==> v12: inputs <==
==> flow/design.v <==
module axi_gpio #(
    parameter int N_GPIOS = 32,
    parameter int AXI_ADDR_WIDTH = 12,
    parameter int AXI_DATA_WIDTH = 32
)(
   input aclk,
   input aresetn, 
   input  logic [N_GPIOS-1:0] gpio_in_raw ,
   output logic [N_GPIOS-1:0] gpio_out,
   output logic irq,  
   output logic arready,
   input logic [AXI_ADDR_WIDTH-1:0] araddr,
   input logic arvalid,
   output logic [AXI_DATA_WIDTH-1:0] rdata,
   output logic [1:0] rresp,
   output logic rvalid,
   input logic rready,
   input logic wvalid,
   output logic wready,
   input logic [AXI_DATA_WIDTH-1:0] wdata,
   input logic [AXI_DATA_WIDTH/8-1:0] wstrb,
   input logic bready,
   output logic bvalid,
   output logic [1:0] bresp,
   output logic awready,
   input logic [AXI_ADDR_WIDTH-1:0] awaddr,
   input logic awvalid
);
  localparam logic [31:0] VERSION = 32'h0001_0000;
  localparam int WORD_IDX_W = (AXI_ADDR_WIDTH >= 2) ? (AXI_ADDR_WIDTH-2) : 1;
  localparam logic [WORD_IDX_W-1:0] VERSION_WORD = 'h0B;  
  localparam logic [WORD_IDX_W-1:0] SCRATCH_WORD = 'h0C;  
  localparam logic [WORD_IDX_W-1:0] DIR_WORD       = 'h000;  
  localparam logic [WORD_IDX_W-1:0] OUT_WORD       = 'h001;  
  localparam logic [WORD_IDX_W-1:0] OUT_SET_WORD   = 'h002;  
  localparam logic [WORD_IDX_W-1:0] OUT_CLR_WORD   = 'h003;  
  localparam logic [WORD_IDX_W-1:0] IN_WORD        = 'h004;  
  localparam logic [WORD_IDX_W-1:0] IRQ_MASK_WORD  = 'h005;  
  localparam logic [WORD_IDX_W-1:0] IRQ_STATUS_WORD= 'h006;  
  localparam logic [WORD_IDX_W-1:0] IRQ_CLEAR_WORD = 'h007;  
  localparam logic [WORD_IDX_W-1:0] EDGE_EN_WORD   = 'h008;  
  localparam logic [WORD_IDX_W-1:0] EDGE_POL_WORD  = 'h009;  
  localparam logic [WORD_IDX_W-1:0] LVL_POL_WORD   = 'h00A;  
  localparam logic [WORD_IDX_W-1:0] DEBOUNCE_WORD  = 'h00D;  
  logic [AXI_DATA_WIDTH-1:0] scratch_q;  
  logic [N_GPIOS-1:0] dir_q, out_q;
  logic [N_GPIOS-1:0] in_meta, in_sync;  
  logic [N_GPIOS-1:0] clr_mask, clr_mask_next;
  logic [N_GPIOS-1:0] irq_mask_q, irq_status_q, edge_en_q, edge_pol_q, lvl_pol_q;
  logic [7:0]         debounce_cfg_q;             
  logic [N_GPIOS-1:0] in_db_q, in_db_d;          
  logic [AXI_ADDR_WIDTH-1:0] araddr_q;
  logic [AXI_ADDR_WIDTH-1:0] awaddr_q;
  logic [AXI_DATA_WIDTH-1:0] wdata_q;
  logic [AXI_DATA_WIDTH/8-1:0] wstrb_q;
  logic                  ar_hs;  
  assign ar_hs         = arvalid & arready;
  function automatic logic [AXI_DATA_WIDTH-1:0] apply_wstrb(
    input logic [AXI_DATA_WIDTH-1:0] cur,
    input logic [AXI_DATA_WIDTH-1:0] wdata_i,
    input logic [AXI_DATA_WIDTH/8-1:0] wstrb_i
);
logic [AXI_DATA_WIDTH-1:0] mask;
mask = { {8{wstrb_i[3]}}, {8{wstrb_i[2]}}, {8{wstrb_i[1]}}, {8{wstrb_i[0]}} };
apply_wstrb = (cur & ~mask) | (wdata_i & mask);
  endfunction
function automatic [N_GPIOS-1:0] apply_wstrb_to_gpio(
  input [N_GPIOS-1:0]            prev,
  input [AXI_DATA_WIDTH-1:0]     wdata_i,
  input [AXI_DATA_WIDTH/8-1:0]   wstrb_i
);
  logic [AXI_DATA_WIDTH-1:0] prev_ext, nxt_ext;
  prev_ext                 = '0;
  prev_ext[N_GPIOS-1:0]    = prev;
  nxt_ext                  = apply_wstrb(prev_ext, wdata_i, wstrb_i);
  apply_wstrb_to_gpio = nxt_ext[N_GPIOS-1:0];
endfunction
function automatic [N_GPIOS-1:0] w1_mask_gpio(
  input [AXI_DATA_WIDTH-1:0]     wdata_i,
  input [AXI_DATA_WIDTH/8-1:0]   wstrb_i
);
  logic [AXI_DATA_WIDTH-1:0] strobe_mask;
  logic [AXI_DATA_WIDTH-1:0] masked;
  strobe_mask = '0;
  for (int b = 0; b < AXI_DATA_WIDTH/8; b++)
    strobe_mask[8*b +: 8] = {8{wstrb_i[b]}};
    masked = wdata_i & strobe_mask;
  w1_mask_gpio = masked[N_GPIOS-1:0];
endfunction
always_ff @(posedge aclk or negedge aresetn) begin
  if (!aresetn) begin
    in_meta <= '0;
    in_sync <= '0;
  end else begin
    in_meta <= gpio_in_raw;  
    in_sync <= in_meta;      
  end
end
logic [7:0] db_cnt   [0:N_GPIOS-1];  
always_ff @(posedge aclk or negedge aresetn) begin
  if (!aresetn) begin
    for (int i=0;i<N_GPIOS;i++) begin
      db_cnt[i] <= '0;
    end
    in_db_q <= '0;
  end else begin
    if (debounce_cfg_q == 8'd0) begin
      in_db_q <= in_sync;
      for (int i=0;i<N_GPIOS;i++) db_cnt[i] <= '0;
    end else begin
      for (int i=0;i<N_GPIOS;i++) begin
        if (in_sync[i] == in_db_q[i]) begin
          db_cnt[i] <= '0;  
        end else begin
          db_cnt[i] <= db_cnt[i] + 8'd1;
          if (db_cnt[i] >= debounce_cfg_q) begin
            in_db_q[i] <= in_sync[i];  
            db_cnt[i]  <= '0;
          end
        end
      end
    end
  end
end
always_ff @(posedge aclk or negedge aresetn) begin
  if (!aresetn) in_db_d <= '0;
  else          in_db_d <= in_db_q;
end
wire [N_GPIOS-1:0] rise =  in_db_q & ~in_db_d;
wire [N_GPIOS-1:0] fall = ~in_db_q &  in_db_d;
wire [N_GPIOS-1:0] edge_evt  = ((edge_pol_q & rise) | (~edge_pol_q & fall)) & edge_en_q;
wire [N_GPIOS-1:0] level_evt = (in_db_q    ^ ~lvl_pol_q) & ~edge_en_q;
wire [N_GPIOS-1:0] new_events = edge_evt | level_evt;
always_ff @(posedge aclk or negedge aresetn) begin
  if (!aresetn) begin
    irq_status_q <= '0;
  end else begin
    irq_status_q <= (irq_status_q | new_events) & ~clr_mask;
  end
end
assign irq = |(irq_status_q & irq_mask_q);
    logic aw_hs, w_hs;
    assign aw_hs = awvalid && awready;
    assign w_hs = wvalid && wready;
    always_ff @(posedge aclk or negedge aresetn)begin
        if(!aresetn)begin
            awready <= 1'b1;
            bvalid <= 1'b0;
            bresp <= 2'b00;
            wready <= 1'b1;
            awaddr_q <= '0;
            wdata_q <= '0;
            wstrb_q <= '0;
            scratch_q <= '0;
            irq_mask_q     <= '0;
            edge_en_q      <= '0;             
            edge_pol_q     <= {N_GPIOS{1'b1}};   
            lvl_pol_q      <= {N_GPIOS{1'b1}};   
            debounce_cfg_q <= 8'd0;           
            clr_mask_next <= '0;
            dir_q <= '0;
            out_q <= '0;
        end else begin
            if(awready && awvalid)begin 
                awready <= 1'b0;     
                awaddr_q <= awaddr;  
            end
            if(wready && wvalid) begin
                wready <= 1'b0;
                wdata_q <= wdata;
                wstrb_q <= wstrb;
            end
            clr_mask_next <= '0;
            if (!bvalid && !awready && !wready)begin  
                unique case (awaddr_q[AXI_ADDR_WIDTH-1:2])
                    DIR_WORD: dir_q <= apply_wstrb_to_gpio(dir_q,wdata_q,wstrb_q);
                    OUT_WORD: out_q <= apply_wstrb_to_gpio(out_q,wdata_q,wstrb_q);
                    OUT_SET_WORD: begin  
                        out_q <= out_q | w1_mask_gpio(wdata_q, wstrb_q);
                    end
                    OUT_CLR_WORD: begin  
                        out_q <= out_q & ~w1_mask_gpio(wdata_q, wstrb_q);
                    end
                    SCRATCH_WORD: scratch_q <= apply_wstrb(scratch_q, wdata_q, wstrb_q);
                    IRQ_MASK_WORD:  irq_mask_q  <= apply_wstrb_to_gpio(irq_mask_q,  wdata_q, wstrb_q);
                    EDGE_EN_WORD:   edge_en_q   <= apply_wstrb_to_gpio(edge_en_q,   wdata_q, wstrb_q);
                    EDGE_POL_WORD:  edge_pol_q  <= apply_wstrb_to_gpio(edge_pol_q,  wdata_q, wstrb_q);
                    LVL_POL_WORD:   lvl_pol_q   <= apply_wstrb_to_gpio(lvl_pol_q,   wdata_q, wstrb_q);
                    IRQ_CLEAR_WORD: begin
                      clr_mask_next <= w1_mask_gpio(wdata_q, wstrb_q);
                    end
                     DEBOUNCE_WORD: begin
                        if (wstrb_q[0]) debounce_cfg_q <= wdata_q[7:0];
                      end
                    default: ;
                endcase       
                bvalid <= 1'b1;
                bresp <= 2'b00;  
        end
            if(bvalid && bready)begin
                bvalid <= 1'b0;
                awready <= 1'b1;
                wready <= 1'b1;
        end
        end
    end
always_ff @(posedge aclk or negedge aresetn) begin
  if (!aresetn) clr_mask <= '0;
  else          clr_mask <= clr_mask_next;
end
  always_ff @(posedge aclk or negedge aresetn)begin
    if(!aresetn) begin
        arready <= 1'b1;
        rvalid <= 1'b0;
        rdata <= '0;
        rresp <= 2'b00;  
    end
    else begin
        if(arready && arvalid) begin
            araddr_q <= araddr;
            arready <= 1'b0;
            rvalid <= 1'b1;
            unique case (araddr[AXI_ADDR_WIDTH-1:2])
                DIR_WORD:      rdata <= {{(AXI_DATA_WIDTH-N_GPIOS){1'b0}}, dir_q};  
                OUT_WORD:      rdata <= {{(AXI_DATA_WIDTH-N_GPIOS){1'b0}}, out_q};
                OUT_SET_WORD:  rdata <= {{(AXI_DATA_WIDTH-N_GPIOS){1'b0}}, out_q};  
                OUT_CLR_WORD:  rdata <= {{(AXI_DATA_WIDTH-N_GPIOS){1'b0}}, out_q};  
                IN_WORD:         rdata <= {{(AXI_DATA_WIDTH-N_GPIOS){1'b0}}, in_db_q};  
                IRQ_MASK_WORD:   rdata <= {{(AXI_DATA_WIDTH-N_GPIOS){1'b0}}, irq_mask_q};
                IRQ_STATUS_WORD: rdata <= {{(AXI_DATA_WIDTH-N_GPIOS){1'b0}}, irq_status_q};
                EDGE_EN_WORD:    rdata <= {{(AXI_DATA_WIDTH-N_GPIOS){1'b0}}, edge_en_q};
                EDGE_POL_WORD:   rdata <= {{(AXI_DATA_WIDTH-N_GPIOS){1'b0}}, edge_pol_q};
                LVL_POL_WORD:    rdata <= {{(AXI_DATA_WIDTH-N_GPIOS){1'b0}}, lvl_pol_q};
                DEBOUNCE_WORD:   rdata <= {{(AXI_DATA_WIDTH-8){1'b0}}, debounce_cfg_q};
                VERSION_WORD: rdata <= VERSION;  
                SCRATCH_WORD: rdata <= scratch_q;
                default: rdata <='0;
            endcase
            rresp <= 2'b00;
        end
        if(rvalid && rready)begin
            rvalid <= 1'b0;
            arready <= 1'b1;
        end
        end
    end
    assign gpio_out = out_q & dir_q;
endmodule
==> flow/run.sh <==
#!/bin/bash
# the make line also repeats each setting of config.mk as NAME=value (left out here)
make -C /OpenROAD-flow-scripts/flow DESIGN_CONFIG=/design/flow/config.mk WORK_HOME=/design/flow/orfs CLKGATE_MAP_FILE= finish
==> flow/config.mk <==
export PLATFORM = sky130hd
export DESIGN_NAME = axi_gpio
export DESIGN_NICKNAME = axi_gpio
export VERILOG_FILES = /design/flow/design.v
export SDC_FILE = /design/flow/constraint.sdc
export NUM_CORES = 4
export LEC_CHECK = 0
export CAP_MARGIN = 20
export CORE_MARGIN = 2
export CORE_UTILIZATION = 71
export CTS_CLUSTER_SIZE = 15
export SETUP_SLACK_MARGIN = -0.18
export SLEW_MARGIN = 20
==> flow/constraint.sdc <==
create_clock -name core_clock -period 2.21 [get_ports {aclk}]
set_input_delay 0.4420 -clock core_clock [delete_from_list [all_inputs] [get_ports {aclk}]]
set_output_delay 0.4420 -clock core_clock [all_outputs]
set_load 0.01 [all_outputs]
==> v4: changes against v12 <==
Settings changed: CORE_UTILIZATION 71 to 43, CTS_CLUSTER_SIZE 15 to default, SETUP_SLACK_MARGIN -0.18 to default.
==> flow/constraint.sdc (replaced) <==
create_clock -name core_clock -period 3.82 [get_ports {aclk}]
set_input_delay 0.7640 -clock core_clock [delete_from_list [all_inputs] [get_ports {aclk}]]
set_output_delay 0.7640 -clock core_clock [all_outputs]
set_load 0.01 [all_outputs]
==> qor summary <==
| quantity | v12 | v4 |
|---|---|---|
| Status | complete, but fails checks | complete, no violations |
| Violated checks | negative setup slack | - |
| Biggest fanout along the worst timing path | 2 | 3 |
| Insertion delay to the later sink of the worst-skew pair | 0.65 ns | 0.66 ns |
| Growth of design area from synthesis to finish | 23.6% | 16.7% |
| Vias per cell | 6.74 | 5.63 |
| Placement row count | 86 | 110 |
| Overall routed net length | 128 mm | 111 mm |
| IR Drop Worst-Case VDD | 0.915 mV | 0.329 mV |
| Arrival time at the worst endpoint | 2.22 ns | 2.86 ns |
| First-pass GRT wire length | 185 mm | 172 mm |
| Routability-driven placement congestion ratio | 1.03 | 0.866 |
| Routed length on met2 | 59.4 mm | 49.9 mm |
| Total global routing track utilization | 0.426 | 0.239 |
| Clock network power | 14600 uW | 8810 uW |
| Standard cell area after detailed placement | 44500 um^2 | 42900 um^2 |
| Kind of path behind the tightest hold check | primary input to flip-flop | primary input to asynchronous set/reset pin |
| Chip Width | 239 um | 307 um |
| Starting DRC count in detailed routing | 3244 | 1817 |
No activity file was given, so power comes from the tool's default toggle rates.
